Setup of maple:
==> flow/design.v (excerpt) <==
module bike_mul
#(  parameter               G_ADDR_W = 8,
    parameter               G_DAT_W = 64,
    parameter               H_ADDR_W = 7,
    parameter               H_DAT_W = 14
    )
(
    input                   clk,
    input                   rst_b,
    input                   start,
    output reg              done,
    output reg [G_ADDR_W-1:0] g_addra,
    input      [G_DAT_W-1:0]  g_douta,
    output reg [G_ADDR_W-1:0] g_addrb,
    input      [G_DAT_W-1:0]  g_doutb,
    output reg [H_ADDR_W-1:0] h_addra,
    input      [H_DAT_W-1:0]  h_douta,
    output reg                f_wea,
    output reg [G_ADDR_W-1:0] f_addra,
    output reg [G_DAT_W-1:0]  f_dina,
    input      [G_DAT_W-1:0]  f_douta
    );
wire                    mul_done;
wire                    mul_g_wea, mul_g_web;
wire [G_ADDR_W-1:0]     mul_g_addra, mul_g_addrb;
wire [G_DAT_W-1:0]      mul_g_douta, mul_g_doutb;
wire                    mul_h_wea;
wire [H_ADDR_W-1:0]     mul_h_addra;
wire [H_DAT_W-1:0]      mul_h_douta;
wire                    mul_f_wea;
wire [G_ADDR_W-1:0]     mul_f_addra;
wire [G_DAT_W-1:0]      mul_f_douta;
mul_ctrl mul0_ctrl (
    .clk                    (clk),
    .rst_b                  (rst_b),
    .start                  (start),
    .done                   (mul_done),
    .g_addra                (mul_g_addra),
    .g_wea                  (mul_g_wea),
    .g_douta                (mul_g_douta),
    .g_dina                 (g_douta),
    .g_addrb                (mul_g_addrb),
    .g_web                  (mul_g_web),
    .g_doutb                (mul_g_doutb),
    .g_dinb                 (g_doutb),
    .h_addra                (mul_h_addra),
    .h_wea                  (mul_h_wea),
    .h_douta                (mul_h_douta),
    .h_dina                 (h_douta),
    .f_addra                (mul_f_addra),
    .f_wea                  (mul_f_wea),
    .f_douta                (mul_f_douta),
    .f_dina                 (f_douta)
    );
always @(posedge clk) begin
    if (!rst_b) begin
        done    <= 1'b0;
        g_addra <= 0;
        g_addrb <= 0;
        h_addra <= 0;
        f_wea   <= 1'b0;
        f_addra <= 0;
        f_dina  <= 0;
    end
    else begin
        done    <= mul_done;
        g_addra <= mul_g_addra;
        g_addrb <= mul_g_addrb;
  ...
Size: ~310 I/O pins, ~0.022 sq mm of cells after synthesis.
export LEC_CHECK = 0
export ABC_AREA = 0
export CAP_MARGIN = 20
export CELL_PAD_IN_SITES_GLOBAL_PLACEMENT = 0
export CORE_MARGIN = 2
export CORE_UTILIZATION = 69
export CTS_CLUSTER_DIAMETER = 94
export CTS_CLUSTER_SIZE = 47
export MAX_ROUTING_LAYER = met5
export PLACE_DENSITY = 0.65
export SETUP_SLACK_MARGIN = 0.95
export SLEW_MARGIN = 20
create_clock -name core_clock -period 3.61 [get_ports {clk}]
run.sh (not shown) runs the stock make flow with config.mk's settings and CLKGATE_MAP_FILE=.
maple did not make it past global routing, where a tool error ended it.
diff inputs: maple => fjord
- a deleted MAX_ROUTING_LAYER that had been met5
- a deleted CELL_PAD_IN_SITES_GLOBAL_PLACEMENT that had been 0
- a deleted CTS_CLUSTER_SIZE that had been 47
- a deleted CTS_CLUSTER_DIAMETER that had been 94
- a change of PLACE_DENSITY from 0.65 to 0.6
- a deleted ABC_AREA that had been 0
- a deleted SETUP_SLACK_MARGIN that had been 0.95
- a change of CORE_UTILIZATION from 69 to 12
- a change of the clock period (ns, I/O delays scaled along) from 3.61 to 11.8
## What came out
Of maple and fjord, just one finished clean: fjord. maple did not finish; the tool stopped in global routing with error ODB-0269. Post-cts repair resize count: lower on fjord. Compared to maple, fjord was floorplanned on a bigger die. maple -> fjord: simple logic cell fraction of the synthesized area flat. maple -> fjord: die outline height increased by more than 100%. The total CTS buffers in fjord was higher than what maple gave. Post-placement cell count (fjord / maple): 1.6. The worst slack at placement in fjord sits 4.84 ns above the value recorded for maple. [compare] base=maple new=fjord: average cell area after synthesis held, number of flip-flops and latches in the synthesized netlist held.
## Diff of input files: nickel against fjord
- CORE_UTILIZATION now 40, was 12
- TNS_END_PERCENT now 35, previously not set
- the clock period (ns, I/O delays scaled along) now 6.55, was 11.8
### Flow results
Changes observed in nickel relative to fjord: worst path arrival time shows a reduction of 1.87 ns, non-clock buffer count went up by 0.89%.
Compare nickel and fjord | utilization after layout higher: nickel
nickel reached the final stage; the timing, DRC and antenna checks on its layout passed.
Share of total power in the clock network (nickel over fjord): decrease, 1.9 points
Layout overhead on the synthesized area (higher): fjord
Between fjord and nickel, the flow reports post-place instance area decreasing by a little under 10%.
Taking fjord as the reference, in nickel global-route wire length before repair -about 16%, worst hold slack -0.0075 ns, cell count along the critical path +1, final standard cell count with taps included and fillers excluded -1666.
NOTE post-layout total power fjord->nickel increased by more than half
Input changes introduced in harbor (baseline for comparison: nickel):
- CTS_CLUSTER_SIZE newly set to 14
- CELL_PAD_IN_SITES_GLOBAL_PLACEMENT newly set to 1
- SLEW_MARGIN changed from 20 to 25
- CORE_UTILIZATION changed from 40 to 70
- CORE_MARGIN changed from 2 to 5
- GPL_TIMING_DRIVEN newly set to 1
- CTS_CLUSTER_DIAMETER newly set to 234
- PLACE_DENSITY removed (was 0.6)
- TNS_END_PERCENT changed from 35 to 40
- GPL_ROUTABILITY_DRIVEN newly set to 1
- PLACE_DENSITY_LB_ADDON newly set to 0.2
- MIN_ROUTING_LAYER newly set to met2
- ABC_AREA newly set to 1
- CORE_ASPECT_RATIO newly set to 0.58
- the clock period (ns, I/O delays scaled along) changed from 6.55 to 4.11
==> results <==
- Core area, harbor and nickel: higher on nickel
- harbor vs. nickel: xor and xnor area share after synthesis went down by 1.3 points, distinct cell type count after synthesis went down by about 26%.
- On cell area after technology mapping, nickel beats harbor.
- Summary of nickel and harbor: one run falls short of a clean finish, namely harbor.
- harbor: it failed during global placement without I/O, and the tool reported FLW-0024.
- Area share of and/or/nand/nor cells after synthesis: lower on harbor
- Total number of placement rows was lower in harbor than in nickel.
Power is estimated from default activity; no workload was simulated.
